// sin_cos
module sin_cos #(
	parameter	ASIZE	=	16,
	parameter	DSIZE	= 	16,
	parameter	RNUM	= 	16
)(
	input				clock 	,
	input [ASIZE-1:0]	angle   ,
	output[DSIZE-1:0]	cos		,
	output[DSIZE-1:0]	sin		
);
Size: ~8400 cells after synthesis, roughly 970 flip-flops, roughly 49 I/O pins, ~0.079 mm2 of cells after synthesis.
make LEC_CHECK=0 CAP_MARGIN=5 CELL_PAD_IN_SITES_DETAIL_PLACEMENT=1 CORE_MARGIN=9 CORE_UTILIZATION=30 CTS_CLUSTER_SIZE=89 GPL_ROUTABILITY_DRIVEN=0 GPL_TIMING_DRIVEN=0 SLEW_MARGIN=40 TNS_END_PERCENT=35 finish   # period 8.55 ns
run.sh (not shown) runs the stock make flow with config.mk's settings and CLKGATE_MAP_FILE=.
The starting point completed without violations.
Next try:
CAP_MARGIN = 20   (was 5)
CELL_PAD_IN_SITES_DETAIL_PLACEMENT = unset   (was 1)
CORE_MARGIN = 2   (was 9)
CORE_UTILIZATION = 72   (was 30)
CTS_CLUSTER_DIAMETER = 211   (was unset)
CTS_CLUSTER_SIZE = unset   (was 89)
GPL_ROUTABILITY_DRIVEN = unset   (was 0)
GPL_TIMING_DRIVEN = unset   (was 0)
SETUP_SLACK_MARGIN = 0.43   (was unset)
SLEW_MARGIN = 20   (was 40)
TNS_END_PERCENT = unset   (was 35)
clock period = 5.55 ns   (was 8.55 ns; I/O delays follow)
After rerunning: This time the run completed and failed the layout checks on setup timing; non-clock buffer count is higher by 388; sequential cell count stays the same; die area decreases by about 60%; core utilization goes up by 51 points; count of clock-buffer cells in the layout does not change; final area rose by about 5%; fmax goes up by 28%; global-route usage came out higher by 19 points; routed wire length came out lower by about 8%; setup slack degrades by 1.2 ns.
Next try:
CTS_CLUSTER_DIAMETER = unset   (was 211)
CTS_CLUSTER_SIZE = 74   (was unset)
PLACE_DENSITY_LB_ADDON = 0.0   (was unset)
SETUP_SLACK_MARGIN = 1.39   (was 0.43)
clock period = 5.63 ns   (was 5.55 ns; I/O delays follow)
After rerunning:
- The changed run finished but failed the layout checks on setup timing
- routed wire length is about the same
- final area is lower by 0.64%
- via count is lower by 0.39%


Starting RTL as in the previous note.
// sin_cos
module sin_cos #(
	parameter	ASIZE	=	16,
	parameter	DSIZE	= 	16,
	parameter	RNUM	= 	16
)(
	input				clock 	,
	input [ASIZE-1:0]	angle   ,
	output[DSIZE-1:0]	cos		,
	output[DSIZE-1:0]	sin		
);
localparam	RSIZE	= (RNUM > 16)? 16 : RNUM;
localparam		Angle_45		= 45*2**     (1*ASIZE)	/90,			 
				Angle_26		= 26.5651*2**(1*ASIZE)	/90,       
				Angle_14		= 14.0362*2**(1*ASIZE)	/90,       
				Angle_7			= 7.1250*2** (1*ASIZE)	/90,        
				Angle_3			= 3.5763*2** (1*ASIZE)	/90,        
				Angle_1_7899	= 1.7899*2** (1*ASIZE)	/90,        
				Angle_0_8952	= 0.8952*2** (1*ASIZE)	/90,        
				Angle_0_4476	= 0.4476*2** (1*ASIZE)	/90,        
				Angle_0_2238	= 0.2238*2** (1*ASIZE)	/90,        
				Angle_0_1119	= 0.1119*2** (1*ASIZE)	/90,
				Angle_0_0560	= 0.0560*2** (1*ASIZE)	/90,
				Angle_0_0280	= 0.0280*2** (1*ASIZE)	/90,    	
                Angle_0_0140    = 0.0140*2** (1*ASIZE)	/90,
                Angle_0_0070    = 0.0070*2** (1*ASIZE)	/90,
                Angle_0_0035    = 0.0035*2** (1*ASIZE)	/90,
                Angle_0_0017    = 0.0017*2** (1*ASIZE)	/90,
                Angle_0_0009    = 0.0009*2** (1*ASIZE)	/90;
wire [ASIZE-1:0]	ANGLE [16:0];
assign	ANGLE [ 0]	= Angle_45				;    
assign	ANGLE [ 1]	= Angle_26	            ;
assign	ANGLE [ 2]	= Angle_14	            ;
assign	ANGLE [ 3]	= Angle_7		        ;
assign	ANGLE [ 4]	= Angle_3		        ;
assign	ANGLE [ 5]	= Angle_1_7899          ;
assign	ANGLE [ 6]	= Angle_0_8952          ;
assign	ANGLE [ 7]	= Angle_0_4476          ;
assign	ANGLE [ 8]	= Angle_0_2238          ;
  ...
Settings: LEC_CHECK=0, CAP_MARGIN=35, CORE_MARGIN=2, CORE_UTILIZATION=72, CTS_CLUSTER_DIAMETER=103, PLACE_DENSITY_LB_ADDON=0.3, SETUP_SLACK_MARGIN=0.74, SLEW_MARGIN=20; clock period 4.94 ns.
The starting point reached the layout checks and failed them: setup timing.
==> next run, changes <==
- CAP_MARGIN: 35 -> 20
- CORE_UTILIZATION: 72 -> 64
- CTS_CLUSTER_DIAMETER: 103 -> unset
- PLACE_DENSITY_LB_ADDON: 0.3 -> unset
- SETUP_SLACK_MARGIN: 0.74 -> -0.33
The changed run completed, yet does not pass: setup timing.
Fmax goes up by about 6%.
Wire length goes down by 23%.
Core utilization fell by 10 points.
Via count shrinks by 12%.
Worst hold slack stays flat.
Global-route usage is lower by 7.5 points.
Sequential share of layout area grows by 0.10 points.
Synthesized area is unchanged.
Design area shrinks by about 0.54%.
==> next run, changes <==
- ABC_AREA: unset -> 1
- CAP_MARGIN: 20 -> 35
- CORE_UTILIZATION: 64 -> 72
- CTS_CLUSTER_DIAMETER: unset -> 103
- CTS_CLUSTER_SIZE: unset -> 75
- clock period: 4.94 -> 4.26 ns (I/O delays scaled with it)
This time the run aborted during global routing (5_1_grt), error ODB-0269.
Synthesized area goes up by 9.4%.
Die size went down by 2.7%.
Synthesized cell count increases by 34%.
==> next run, changes <==
- ABC_AREA: 1 -> unset
- CAP_MARGIN: 35 -> 20
- CTS_CLUSTER_DIAMETER: 103 -> unset
- CTS_CLUSTER_SIZE: 75 -> unset
- PLACE_DENSITY: unset -> 0.38
- SETUP_SLACK_MARGIN: -0.33 -> unset
- clock period: 4.26 -> 4.83 ns (I/O delays scaled with it)
What happened: The changed run completed and failed the layout checks on setup timing; area after synthesis drops by 8.6%; die area drops by about 9%; synthesized cell count drops by about 25%.
==> next run, changes <==
- CAP_MARGIN: 20 -> 35
- CTS_CLUSTER_DIAMETER: unset -> 103
- PLACE_DENSITY: 0.38 -> unset
- SETUP_SLACK_MARGIN: unset -> -0.33
- clock period: 4.83 -> 4.94 ns (I/O delays scaled with it)
After rerunning: The new run completed, yet does not pass: setup timing; utilization decreases by 0.13 points; global-route usage falls by 0.65 points; non-clock buffer count climbs by 16; fmax came out higher by about 0.5%; clock skew stays flat; sequential share of layout area is about the same.
